05-26:
## complex_multiplier
module complex_multiplier#(parameter INPUT_DATA_WIDTH = 16)
    (
        input  wire                                    i_clk,
        input  wire                                    i_rst,
        input  wire signed [INPUT_DATA_WIDTH-1:0]      i_real_h,
        input  wire signed [INPUT_DATA_WIDTH-1:0]      i_imag_h,
        input  wire signed [INPUT_DATA_WIDTH-1:0]      i_real_y,
        input  wire signed [INPUT_DATA_WIDTH-1:0]      i_imag_y,
        output reg  signed [INPUT_DATA_WIDTH*2:0]      o_real,
        output reg  signed [INPUT_DATA_WIDTH*2:0]      o_imag
    );
Size: about 52000 sq um of cells after synthesis.
Settings: LEC_CHECK=0, ABC_AREA=1, CAP_MARGIN=5, CELL_PAD_IN_SITES_GLOBAL_PLACEMENT=0, CORE_ASPECT_RATIO=0.92, CORE_MARGIN=2, CORE_UTILIZATION=72, CTS_CLUSTER_DIAMETER=93, CTS_CLUSTER_SIZE=39, PLACE_DENSITY=0.64, SETUP_SLACK_MARGIN=-0.33, SLEW_MARGIN=5; clock period 3.61 ns.
run.sh (not shown) runs the stock make flow with config.mk's settings and CLKGATE_MAP_FILE=.
05-26 | ERROR | global routing (5_1_grt)
Input-level comparison between 04-17 and 05-26:
- a change of SLEW_MARGIN from 5 to 20
- a deleted CORE_ASPECT_RATIO that had been 0.92
- a deleted PLACE_DENSITY that had been 0.64
- a deleted CTS_CLUSTER_DIAMETER that had been 93
- a change of CAP_MARGIN from 5 to 20
- a deleted ABC_AREA that had been 1
- a deleted SETUP_SLACK_MARGIN that had been -0.33
- a deleted CTS_CLUSTER_SIZE that had been 39
- a deleted CELL_PAD_IN_SITES_GLOBAL_PLACEMENT that had been 0
- a change of CORE_UTILIZATION from 72 to 40
- a change of the clock period (ns, I/O delays scaled along) from 3.61 to 10.0
Findings:
04-17 went all the way through the flow, and no timing, DRC or antenna check failed.
Clock sink total: 04-17 vs 05-26 identical
Row XOR/XNOR share of the synthesized area: 04-17 higher / 05-26 lower
Synthesized area sits lower in 04-17 than in 05-26.
Compared with 05-26, chip area from the yosys synthesis statistics in 04-17 decreased by a little under 10%.
Note that the die span in y recorded for 05-26 amounts to 0.76 times the value seen in 04-17.
Floorplan core density: 04-17 vs 05-26 down 32 points
Note that the synthesized area per cell recorded for 05-26 amounts to 0.79 times the value seen in 04-17.
Row synthesized netlist cell count: 04-17 lower / 05-26 higher

---

== Q ==
complex_multiplier again, from the RTL that the note above started with.
Settings: LEC_CHECK=0, CAP_MARGIN=5, CORE_ASPECT_RATIO=1.35, CORE_MARGIN=2, CORE_UTILIZATION=72, CTS_CLUSTER_DIAMETER=363, CTS_CLUSTER_SIZE=97, PLACE_DENSITY=0.38, SETUP_SLACK_MARGIN=1.52, SLEW_MARGIN=20, TNS_END_PERCENT=10; clock period 5.13 ns.
Stage in which a tool error killed Q: global routing.
The following lists how S was set up differently from Q:
- removing CTS_CLUSTER_DIAMETER (formerly 363)
- removing CTS_CLUSTER_SIZE (formerly 97)
- removing TNS_END_PERCENT (formerly 10)
- setting MAX_ROUTING_LAYER to met4 for the first time
- changing CAP_MARGIN from 5 to 40
- removing CORE_ASPECT_RATIO (formerly 1.35)
- removing SETUP_SLACK_MARGIN (formerly 1.52)
- changing PLACE_DENSITY from 0.38 to 0.7
- changing the clock period (ns, I/O delays scaled along) from 5.13 to 6.88
Results
Final HPWL from detailed placement: S better than Q. Diff S..Q | cell area after technology mapping | unchanged. The die area of Q and that of S are within noise of each other. Q -> S: synthesized cell count flat. S: total placed instance area lower than Q. In S the implementation completed, yet the final layout does not meet the checks, the culprit being setup timing. S ends up with lower number of placement rows than Q does. Per the comparison of S with Q, weighted congestion reported at the end of routability-driven placement rose by about 0.43%, yosys synthesis chip area stayed essentially flat. The count of buffers added by post-CTS timing repair for setup in S is 0.74 times that in Q. S vs Q — vertical die size dropped about 14%.

---

complex_multiplier again, from the RTL that the note above started with.
clock: 5.55 ns
lec_check: 0
cap_margin: 20
cell_pad_in_sites_global_placement: 1
core_margin: 2
core_utilization: 72
cts_cluster_size: 54
hold_slack_margin: -0.1
place_density_lb_addon: 0.18
setup_slack_margin: 1.64
slew_margin: 15
The first run stopped in 3_1_place_gp_skip_io with FLW-0024.
Then changed:
CELL_PAD_IN_SITES_GLOBAL_PLACEMENT = default   (was 1)
CORE_UTILIZATION = 42   (was 72)
CTS_CLUSTER_SIZE = default   (was 54)
HOLD_SLACK_MARGIN = default   (was -0.1)
PLACE_DENSITY_LB_ADDON = default   (was 0.18)
SETUP_SLACK_MARGIN = default   (was 1.64)
SLEW_MARGIN = 20   (was 15)
clock period = 9.0 ns   (was 5.55 ns; I/O delays follow)
What happened:
- The changed run completed with no timing, DRC or antenna violations
- die size increases by 70%
- synthesized area does not change
- synthesized cell count stays the same

---

## willow
Starting RTL as in the previous note.
make LEC_CHECK=0 CAP_MARGIN=20 CELL_PAD_IN_SITES_GLOBAL_PLACEMENT=1 CORE_ASPECT_RATIO=1.51 CORE_MARGIN=4 CORE_UTILIZATION=62 CTS_CLUSTER_DIAMETER=330 CTS_CLUSTER_SIZE=54 GPL_TIMING_DRIVEN=0 PLACE_DENSITY_LB_ADDON=0.26 SETUP_SLACK_MARGIN=-0.57 SLEW_MARGIN=5 TNS_END_PERCENT=15 finish   # period 5.8 ns
willow completed end to end; final checks failed (setup timing).
For violet, these inputs were changed with respect to willow:
- a deleted CTS_CLUSTER_SIZE that had been 54
- a deleted PLACE_DENSITY_LB_ADDON that had been 0.26
- a deleted GPL_TIMING_DRIVEN that had been 0
- a deleted CTS_CLUSTER_DIAMETER that had been 330
- a deleted TNS_END_PERCENT that had been 15
- a deleted SETUP_SLACK_MARGIN that had been -0.57
- a change of CORE_MARGIN from 4 to 2
- a change of CORE_UTILIZATION from 62 to 40
- a deleted CELL_PAD_IN_SITES_GLOBAL_PLACEMENT that had been 1
- a deleted CORE_ASPECT_RATIO that had been 1.51
- a change of SLEW_MARGIN from 5 to 20
- a change of the clock period (ns, I/O delays scaled along) from 5.8 to 9.0
willow and violet: one clean run, violet; the rest did not finish clean.
Relative to willow, the number of well-tap cells placed of violet is higher by 516.
Run comparison: violet worst setup path endpoint bd[28]$_SDFF_PP0_; willow worst setup path endpoint ad[31]$_SDFF_PP0_
Compared with willow, in violet effective utilization at floorplan fell by 22 points; non-clock buffer area fraction after layout fell by 4.3 points.

---

Starting RTL as in the previous note.
make LEC_CHECK=0 ABC_AREA=1 CAP_MARGIN=20 CELL_PAD_IN_SITES_DETAIL_PLACEMENT=0 CELL_PAD_IN_SITES_GLOBAL_PLACEMENT=1 CORE_ASPECT_RATIO=1.03 CORE_MARGIN=8 CORE_UTILIZATION=15 CTS_CLUSTER_SIZE=54 GPL_ROUTABILITY_DRIVEN=0 HOLD_SLACK_MARGIN=0.03 PLACE_DENSITY_LB_ADDON=0.11 SETUP_SLACK_MARGIN=0.67 SLEW_MARGIN=25 finish   # period 14.3 ns
Then changed:
Settings changed: ABC_AREA 1 to not set, CELL_PAD_IN_SITES_DETAIL_PLACEMENT 0 to not set, CORE_ASPECT_RATIO 1.03 to not set, CORE_MARGIN 8 to 2, CORE_UTILIZATION 15 to 65, GPL_ROUTABILITY_DRIVEN 0 to not set, HOLD_SLACK_MARGIN 0.03 to not set, PLACE_DENSITY_LB_ADDON 0.11 to not set, SETUP_SLACK_MARGIN 0.67 to 1.64, SLEW_MARGIN 25 to 15.
Clock period 14.3 ns to 5.55 ns, I/O delays scaled along.
With this change the flow completed, yet does not pass: negative setup slack.
First-iteration DRC count rises by 96%.
Synthesized area falls by 9.9%.
Sequential share of layout area falls by 0.29 points.
Then changed:
Settings changed: CELL_PAD_IN_SITES_GLOBAL_PLACEMENT 1 to 0, CORE_UTILIZATION 65 to 72, SETUP_SLACK_MARGIN 1.64 to 1.93.
Clock period 5.55 ns to 6.88 ns, I/O delays scaled along.
This time the run failed in global routing on GRT-0232.
Area after synthesis does not change.
Synthesized cell count stays the same.
Die area drops by roughly a tenth.
Then changed:
Settings changed: CORE_UTILIZATION 72 to 68, SETUP_SLACK_MARGIN 1.93 to -0.46, SLEW_MARGIN 15 to 5.
Clock period 6.88 ns to 5.92 ns, I/O delays scaled along.
Effect: This time the run ran to the end with violations: negative setup slack; area after synthesis stays the same; die area went up by 5.8%; synthesized cell count stays the same.

---

complex_multiplier again, from the RTL that the note above started with.
export LEC_CHECK = 0
export ABC_AREA = 1
export CAP_MARGIN = 20
export CELL_PAD_IN_SITES_DETAIL_PLACEMENT = 2
export CELL_PAD_IN_SITES_GLOBAL_PLACEMENT = 1
export CORE_ASPECT_RATIO = 1.69
export CORE_MARGIN = 8
export CORE_UTILIZATION = 52
export CTS_CLUSTER_SIZE = 54
export SETUP_SLACK_MARGIN = 0.67
export SLEW_MARGIN = 25
create_clock -name core_clock -period 14.3 [get_ports {i_clk}]
The first run died in detailed placement.
==> next run, changes <==
==> flow/config.mk (replaced) <==
export PLATFORM = sky130hd
export DESIGN_NAME = complex_multiplier
export DESIGN_NICKNAME = complex_multiplier
export VERILOG_FILES = /design/flow/design.v
export SDC_FILE = /design/flow/constraint.sdc
export NUM_CORES = 4
export LEC_CHECK = 0
export CAP_MARGIN = 20
export CORE_MARGIN = 2
export CORE_UTILIZATION = 65
export MAX_ROUTING_LAYER = met4
export SLEW_MARGIN = 20
==> flow/constraint.sdc (replaced) <==
create_clock -name core_clock -period 6.89 [get_ports {i_clk}]
set_input_delay 1.3780 -clock core_clock [delete_from_list [all_inputs] [get_ports {i_clk}]]
set_output_delay 1.3780 -clock core_clock [all_outputs]
set_load 0.01 [all_outputs]
The new run ran to the end with violations: setup timing.
Area after synthesis goes down by 9.9%.
Synthesized cell count goes down by 29%.
Die area goes down by 33%.

---

The RTL this note starts from:
==> flow/design.v <==
`timescale 1ns / 1ps
module complex_multiplier#(parameter INPUT_DATA_WIDTH = 16)
    (
        input  wire                                    i_clk,
        input  wire                                    i_rst,
        input  wire signed [INPUT_DATA_WIDTH-1:0]      i_real_h,
        input  wire signed [INPUT_DATA_WIDTH-1:0]      i_imag_h,
        input  wire signed [INPUT_DATA_WIDTH-1:0]      i_real_y,
        input  wire signed [INPUT_DATA_WIDTH-1:0]      i_imag_y,
        output reg  signed [INPUT_DATA_WIDTH*2:0]      o_real,
        output reg  signed [INPUT_DATA_WIDTH*2:0]      o_imag
    );
    reg signed [INPUT_DATA_WIDTH*2-1:0] ac;
    reg signed [INPUT_DATA_WIDTH*2-1:0] ad;
    reg signed [INPUT_DATA_WIDTH*2-1:0] cb;
    reg signed [INPUT_DATA_WIDTH*2-1:0] bd;
    always@(posedge i_clk) begin
        if(i_rst)begin
            o_real <= 0;
            o_imag <= 0;
            ac     <= 0;
            ad     <= 0;
            cb     <= 0;
            bd     <= 0;
        end         
        else begin
            ac <= i_real_h * i_real_y;
            ad <= i_real_h * i_imag_y;
            cb <= i_real_y * i_imag_h;
            bd <= i_imag_h * i_imag_y;
            o_real <= ac - bd;
            o_imag <= ad + cb;
        end
    end
endmodule
Settings: LEC_CHECK=0, ABC_AREA=1, CAP_MARGIN=20, CORE_MARGIN=2, CORE_UTILIZATION=70, CTS_CLUSTER_DIAMETER=377, CTS_CLUSTER_SIZE=42, HOLD_SLACK_MARGIN=0.28, SLEW_MARGIN=20; clock period 5.13 ns.
The first run failed in global routing with GRT-0116.
Change:
CORE_UTILIZATION = 72   (was 70)
CTS_CLUSTER_DIAMETER = default   (was 377)
CTS_CLUSTER_SIZE = default   (was 42)
HOLD_SLACK_MARGIN = default   (was 0.28)
clock period = 10.9 ns   (was 5.13 ns; I/O delays follow)
After rerunning: This time the run produced a clean layout; area after synthesis stays the same; die size came out lower by 2.7%; synthesized cell count does not change.
